==> flow/design.v (excerpt) <==
module logarithm #(
	parameter n = 16,
	parameter m = 24,
	parameter k = 5 ,
	parameter p = 24
) (
	input        clk  ,  
	input        reset,  
	input        start,
	input  [0:n] x    ,
	output [1:p] y    ,
	output reg   done
);
export LEC_CHECK = 0
export ABC_AREA = 0
export CAP_MARGIN = 20
export CELL_PAD_IN_SITES_DETAIL_PLACEMENT = 2
export CELL_PAD_IN_SITES_GLOBAL_PLACEMENT = 1
export CORE_MARGIN = 2
export CORE_UTILIZATION = 61
export CTS_CLUSTER_DIAMETER = 45
export CTS_CLUSTER_SIZE = 43
export GPL_ROUTABILITY_DRIVEN = 0
export GPL_TIMING_DRIVEN = 0
export MAX_ROUTING_LAYER = met4
export MIN_ROUTING_LAYER = met2
export PLACE_DENSITY_LB_ADDON = 0.21
export SETUP_SLACK_MARGIN = 0.83
export SLEW_MARGIN = 25
create_clock -name core_clock -period 7.99 [get_ports {clk}]
run.sh (not shown) runs the stock make flow with config.mk's settings and CLKGATE_MAP_FILE=.
The starting point never finished: it broke off in detailed placement (3_5_place_dp) with DPL-0033.
==> next run, changes <==
Settings changed: CELL_PAD_IN_SITES_DETAIL_PLACEMENT 2 to 0, CELL_PAD_IN_SITES_GLOBAL_PLACEMENT 1 to not set, CTS_CLUSTER_SIZE 43 to 29, GPL_ROUTABILITY_DRIVEN 0 to not set, GPL_TIMING_DRIVEN 0 to 1, HOLD_SLACK_MARGIN set to 0.25, MIN_ROUTING_LAYER met2 to met1, PLACE_DENSITY_LB_ADDON 0.21 to not set, SETUP_SLACK_MARGIN 0.83 to 2.16, SLEW_MARGIN 25 to 35.
The changed run completed with no timing, DRC or antenna violations.
Synthesized area stays the same.
Synthesized cell count is unchanged.
Die area is unchanged.
==> next run, changes <==
Settings changed: ABC_AREA 0 to 1, CORE_UTILIZATION 61 to 72, CTS_CLUSTER_DIAMETER 45 to 301, CTS_CLUSTER_SIZE 29 to 77, MAX_ROUTING_LAYER met4 to not set, PLACE_DENSITY_LB_ADDON set to 0.07, SETUP_SLACK_MARGIN 2.16 to not set, SLEW_MARGIN 35 to 20.
Clock period 7.99 ns to 6.56 ns, I/O delays scaled along.
After rerunning: Now the flow finished but fails on negative setup slack. Flip-flop count does not change. Utilization rises by 11 points. Synthesized cell count is higher by 28%. Routed wire length is higher by 21%. Final area grows by 5.1%. Setup slack got worse by 1.2 ns. Register-to-register slack got worse by 1.2 ns. Maximum frequency came out higher by 3.0%. Global-route usage rises by 5.0 points. Sequential share of layout area goes down by 0.45 points.
==> next run, changes <==
Settings changed: ABC_AREA 1 to not set, CELL_PAD_IN_SITES_DETAIL_PLACEMENT 0 to not set, CORE_UTILIZATION 72 to 66, CTS_CLUSTER_DIAMETER 301 to 44, CTS_CLUSTER_SIZE 77 to not set, GPL_TIMING_DRIVEN 1 to not set, HOLD_SLACK_MARGIN 0.25 to not set, MIN_ROUTING_LAYER met1 to not set, PLACE_DENSITY_LB_ADDON 0.07 to not set.
Clock period 6.56 ns to 8.37 ns, I/O delays scaled along.
- The changed run finished clean
- area after synthesis fell by about 7%
- non-clock buffer count fell by 170
- wire length fell by 28%
- maximum frequency fell by 15%
- clock-buffer cell count rose by 2
- final area fell by about 15%
- die size rose by about 1.3%
- final cell count fell by 23%
- clock skew hardly moves

---

try-indigo:
Starting RTL as in the previous note.
Design logarithm, start of the top module:
module logarithm #(
	parameter n = 16,
	parameter m = 24,
	parameter k = 5 ,
	parameter p = 24
) (
	input        clk  ,  
	input        reset,  
	input        start,
	input  [0:n] x    ,
	output [1:p] y    ,
	output reg   done
);
Settings: LEC_CHECK=0, ABC_AREA=0, CAP_MARGIN=20, CELL_PAD_IN_SITES_DETAIL_PLACEMENT=2, CELL_PAD_IN_SITES_GLOBAL_PLACEMENT=1, CORE_MARGIN=2, CORE_UTILIZATION=61, CTS_CLUSTER_DIAMETER=45, CTS_CLUSTER_SIZE=29, GPL_TIMING_DRIVEN=0, MAX_ROUTING_LAYER=met4, MIN_ROUTING_LAYER=met2, SETUP_SLACK_MARGIN=2.16, SLEW_MARGIN=35; clock period 7.99 ns.
try-indigo: it failed with a tool error in detailed placement, so there are no final results.
Input-level comparison between try-willow and try-indigo:
# try-indigo
export LEC_CHECK = 0
export ABC_AREA = 0
export CAP_MARGIN = 20
export CELL_PAD_IN_SITES_DETAIL_PLACEMENT = 2
export CELL_PAD_IN_SITES_GLOBAL_PLACEMENT = 1
export CORE_MARGIN = 2
export CORE_UTILIZATION = 61
export CTS_CLUSTER_DIAMETER = 45
export CTS_CLUSTER_SIZE = 29
export GPL_TIMING_DRIVEN = 0
export MAX_ROUTING_LAYER = met4
export MIN_ROUTING_LAYER = met2
export SETUP_SLACK_MARGIN = 2.16
export SLEW_MARGIN = 35
create_clock -name core_clock -period 7.99 [get_ports {clk}]
# try-willow
export LEC_CHECK = 0
export CAP_MARGIN = 20
export CORE_MARGIN = 2
export CORE_UTILIZATION = 64
export SLEW_MARGIN = 20
create_clock -name core_clock -period 8.17 [get_ports {clk}]
Results
- From try-indigo to try-willow the numbers moved as follows: async set-reset flop share out of synthesis level, initial core utilization went up by 3.4 points, number of standard-cell rows in the floorplan lost 2.
- Compare try-indigo and try-willow | die area higher: try-indigo
- try-willow | stages: all done | timing, DRC, antenna: all pass
- Higher horizontal die dimension was reported by try-indigo, not try-willow.
- Delta (try-willow minus try-indigo): routability congestion estimate from global placement went down about 7%; synthesized area held; vertical die size went down about 2.3%.
Here is what was changed in the inputs of try-violet compared with try-willow.
# try-willow
export LEC_CHECK = 0
export CAP_MARGIN = 20
export CORE_MARGIN = 2
export CORE_UTILIZATION = 64
export SLEW_MARGIN = 20
create_clock -name core_clock -period 8.17 [get_ports {clk}]
# try-violet
export LEC_CHECK = 0
export CAP_MARGIN = 20
export CORE_MARGIN = 2
export CORE_UTILIZATION = 72
export PLACE_DENSITY_LB_ADDON = 0.0
export SETUP_SLACK_MARGIN = 1.63
export SLEW_MARGIN = 20
create_clock -name core_clock -period 8.03 [get_ports {clk}]
Findings:
Diff try-willow -> try-violet | final cell count | up by a few percent. Cmp try-violet vs try-willow: longest individual stage delay on the worst path lower in try-violet. On worst setup slack, try-willow loses to try-violet.
The following lists how try-lagoon was set up differently from try-violet:
# try-violet
export LEC_CHECK = 0
export CAP_MARGIN = 20
export CORE_MARGIN = 2
export CORE_UTILIZATION = 72
export PLACE_DENSITY_LB_ADDON = 0.0
export SETUP_SLACK_MARGIN = 1.63
export SLEW_MARGIN = 20
create_clock -name core_clock -period 8.03 [get_ports {clk}]
# try-lagoon
export LEC_CHECK = 0
export CAP_MARGIN = 20
export CORE_MARGIN = 2
export CORE_UTILIZATION = 72
export PLACE_DENSITY_LB_ADDON = 0.0
export SLEW_MARGIN = 20
create_clock -name core_clock -period 7.02 [get_ports {clk}]
==> results <==
- Of try-violet and try-lagoon, only try-violet finishes the flow clean.
- In try-lagoon the implementation completed, yet the final layout does not meet the checks, the culprit being setup timing.
- Changes observed in try-lagoon relative to try-violet: global-route usage rose 0.47 points; yosys stat cell total was more or less identical.
- Going from try-violet to try-lagoon, worst setup slack after layout went down 1.08 ns, logic depth of the worst path, buffers included has increased.
- Going from try-violet to try-lagoon, buffering overhead grows by 2.0 points.
- Number of setup buffers added after CTS, try-violet and try-lagoon: larger value in try-violet
- try-lagoon reports its top routing layer in use as met5 while try-violet reports met4.
- try-lagoon vs try-violet, critical path startpoint: z[10] vs z[12]
- Total non-filler cell area in the finished layout on try-lagoon is behind try-violet.

---

Setup of v26:
The RTL this note starts from:
==> flow/design.v <==
module logarithm #(
	parameter n = 16,
	parameter m = 24,
	parameter k = 5 ,
	parameter p = 24
) (
	input        clk  ,  
	input        reset,  
	input        start,
	input  [0:n] x    ,
	output [1:p] y    ,
	output reg   done
);
	reg [2:0] current_state;
	reg [2:0] next_state   ;
	wire      z_gt2        ;
	wire      i_positive   ;
	reg [2:0] sel_z        ;
	reg       load_z       ;
	reg       sel_i        ;
	reg       load_i       ;
	reg       shift_y      ;
	reg  [  m+1:0] z           ;
	wire [  m+1:0] trunc_square;
	wire [  m+1:0] trunc_div   ;
	wire [  m+1:0] z_input     ;
	reg  [  k-1:0] i           ;
	wire [  k-1:0] i_input     ;
	wire [  k-1:0] i_minus_1   ;
	reg  [    1:p] yy          ;
	wire [    m:0] mult_in     ;
	wire [2*m+1:0] mult_out    ;
	assign z_input = (sel_z == 2'd00) ?  {1'b0, x, {(m-n){1'd0}}} :
	(sel_z == 2'd01) ? 	trunc_square :
	trunc_div;
	assign mult_in     = z[m:0];
	assign mult_out     = mult_in * mult_in;
	assign trunc_square = mult_out[2*m+1:m];
	assign trunc_div    = {1'd0, z[m+1:1]};
	always @(posedge clk or negedge reset) begin : proc_z
		if(~reset) begin
			z <= 0;
		end else begin
			if (load_z == 1'b1)
				z <= z_input;
		end
	end
	assign i_input = sel_i ? i_minus_1 : p;
	assign i_minus_1 = i - 1;
	wire [15:0] binary_p = p;
	always @(posedge clk or negedge reset) begin : proc_i
		if(~reset) begin
			i <= 0;
		end else begin
			if (load_i == 1'b1)
				i <= i_input;
		end
	end
	always @(posedge clk or negedge reset) begin : proc_yy
		if(~reset) begin
			yy <= 0;
		end else begin
			if (shift_y == 1'b1)
				yy <= {yy[2:p], z[m+1]};
		end
	end
	always @(posedge clk or negedge reset) begin : proc_current_state
		if(~reset) begin
			current_state <= 0;
		end else begin
			current_state <= next_state;
		end
	end
	assign i_positive = i ? 1 : 0;
	assign z_gt2 = z[m+1];
	assign y = yy;
	always @(*) begin
		next_state = current_state;
		case (current_state)
			3'd0 : begin
				if (~start)
					next_state = 3'd1;
			end
			3'd1 : begin
				if (start)
					next_state = 3'd2;
			end
			3'd2 : begin
				next_state = 3'd3;
			end
			3'd3 : begin
				next_state = 3'd4;
			end
			3'd4 : begin
				if (z_gt2)
					next_state = 3'd5;
				else
					next_state = 3'd6;
			end
			3'd5 : begin
				next_state = 3'd6;
			end
			3'd6 : begin
				if (i_positive)
					next_state = 3'd3;
				else
					next_state = 3'd0;
			end
			default : next_state = 3'd0;
		endcase
	end
	always @(*) begin
		case (current_state)
			3'd0, 3'd1: begin
				sel_z   = 2'b00;
				load_z  = 1'b0;
				sel_i   = 1'b0;
				load_i  = 1'b0;
				shift_y = 1'b0;
				done    = 1'b1;
			end
			3'd2 : begin
				sel_z   = 2'b00;
				load_z  = 1'b1;
				sel_i   = 1'b0;
				load_i  = 1'b1;
				shift_y = 1'b0;
				done    = 1'b0;
			end
			3'd3 : begin
				sel_z   = 2'b01;
				load_z  = 1'b1;
				sel_i   = 1'b1;
				load_i  = 1'b1;
				shift_y = 1'b0;
				done    = 1'b0;
			end
			3'd4 : begin
				sel_z   = 2'b00;
				load_z  = 1'b0;
				sel_i   = 1'b0;
				load_i  = 1'b0;
				shift_y = 1'b1;
				done    = 1'b0;
			end
			3'd5 : begin
				sel_z   = 2'b10;
				load_z  = 1'b1;
				sel_i   = 1'b0;
				load_i  = 1'b0;
				shift_y = 1'b0;
				done    = 1'b0;
			end
			3'd6 : begin
				sel_z   = 2'b00;
				load_z  = 1'b0;
				sel_i   = 1'b0;
				load_i  = 1'b0;
				shift_y = 1'b0;
				done    = 1'b0;
			end
			default : begin
				sel_z   = 2'b00;
				load_z  = 1'b0;
				sel_i   = 1'b0;
				load_i  = 1'b0;
				shift_y = 1'b0;
				done    = 1'b0;
			end
		endcase
	end
endmodule
export LEC_CHECK = 0
export CAP_MARGIN = 20
export CORE_ASPECT_RATIO = 0.53
export CORE_MARGIN = 2
export CORE_UTILIZATION = 66
export CTS_CLUSTER_DIAMETER = 44
export CTS_CLUSTER_SIZE = 31
export SETUP_SLACK_MARGIN = 0.98
export SLEW_MARGIN = 20
create_clock -name core_clock -period 8.37 [get_ports {clk}]
What v14 does differently from v26 at the input level:
# v26
export LEC_CHECK = 0
export CAP_MARGIN = 20
export CORE_ASPECT_RATIO = 0.53
export CORE_MARGIN = 2
export CORE_UTILIZATION = 66
export CTS_CLUSTER_DIAMETER = 44
export CTS_CLUSTER_SIZE = 31
export SETUP_SLACK_MARGIN = 0.98
export SLEW_MARGIN = 20
create_clock -name core_clock -period 8.37 [get_ports {clk}]
# v14
export LEC_CHECK = 0
export CAP_MARGIN = 20
export CORE_MARGIN = 2
export CORE_UTILIZATION = 40
export SLEW_MARGIN = 20
create_clock -name core_clock -period 8.17 [get_ports {clk}]
### Flow results
The critical path depth of v14 falls short of that of v26 by 3.
Compared to v26, v14 has core utilization 30 points lower.
Delta (v14 minus v26): number of global-route vias before repair picked up an extra 3.8%; actual slew at the worst max-slew pin +0.039 ns.
> inputs changed (v14 -> v46)
# v14
export LEC_CHECK = 0
export CAP_MARGIN = 20
export CORE_MARGIN = 2
export CORE_UTILIZATION = 40
export SLEW_MARGIN = 20
create_clock -name core_clock -period 8.17 [get_ports {clk}]
# v46
export LEC_CHECK = 0
export CAP_MARGIN = 20
export CORE_MARGIN = 2
export CORE_UTILIZATION = 40
export CTS_CLUSTER_DIAMETER = 395
export CTS_CLUSTER_SIZE = 100
export SLEW_MARGIN = 20
export TNS_END_PERCENT = 25
create_clock -name core_clock -period 9.0 [get_ports {clk}]
- v14 → v46: worst reg2reg path depth went up; area growth from synthesis to final layout went down; worst hold slack did not really move; iteration tally of the first detailed-router pass went down.
- Worst hold path stage count across v14 and v46: no real change.
- In the final reports, the cell area of v46 is smaller than that of v14.
Input-level comparison between v18 and v46:
# v46
export LEC_CHECK = 0
export CAP_MARGIN = 20
export CORE_MARGIN = 2
export CORE_UTILIZATION = 40
export CTS_CLUSTER_DIAMETER = 395
export CTS_CLUSTER_SIZE = 100
export SLEW_MARGIN = 20
export TNS_END_PERCENT = 25
create_clock -name core_clock -period 9.0 [get_ports {clk}]
# v18
export LEC_CHECK = 0
export ABC_AREA = 1
export CAP_MARGIN = 20
export CELL_PAD_IN_SITES_GLOBAL_PLACEMENT = 2
export CORE_MARGIN = 2
export CORE_UTILIZATION = 26
export CTS_CLUSTER_DIAMETER = 342
export CTS_CLUSTER_SIZE = 99
export PLACE_DENSITY = 0.94
export SLEW_MARGIN = 20
export TNS_END_PERCENT = 10
create_clock -name core_clock -period 9.0 [get_ports {clk}]
Findings:
- Tightest hold margin was higher in v18 than in v46.
- Xor and xnor fraction of the mapped netlist area sits lower in v18 than in v46.
- Vias: v18 above v46
- Of v18 and v46, the lower utilization after layout belongs to v18.
- Post-route fraction of the period consumed by the critical path down 11 points in v18 wrt v46
- Compared with v46, v18 shows a first-pass GRT wire length that is about 15% higher.
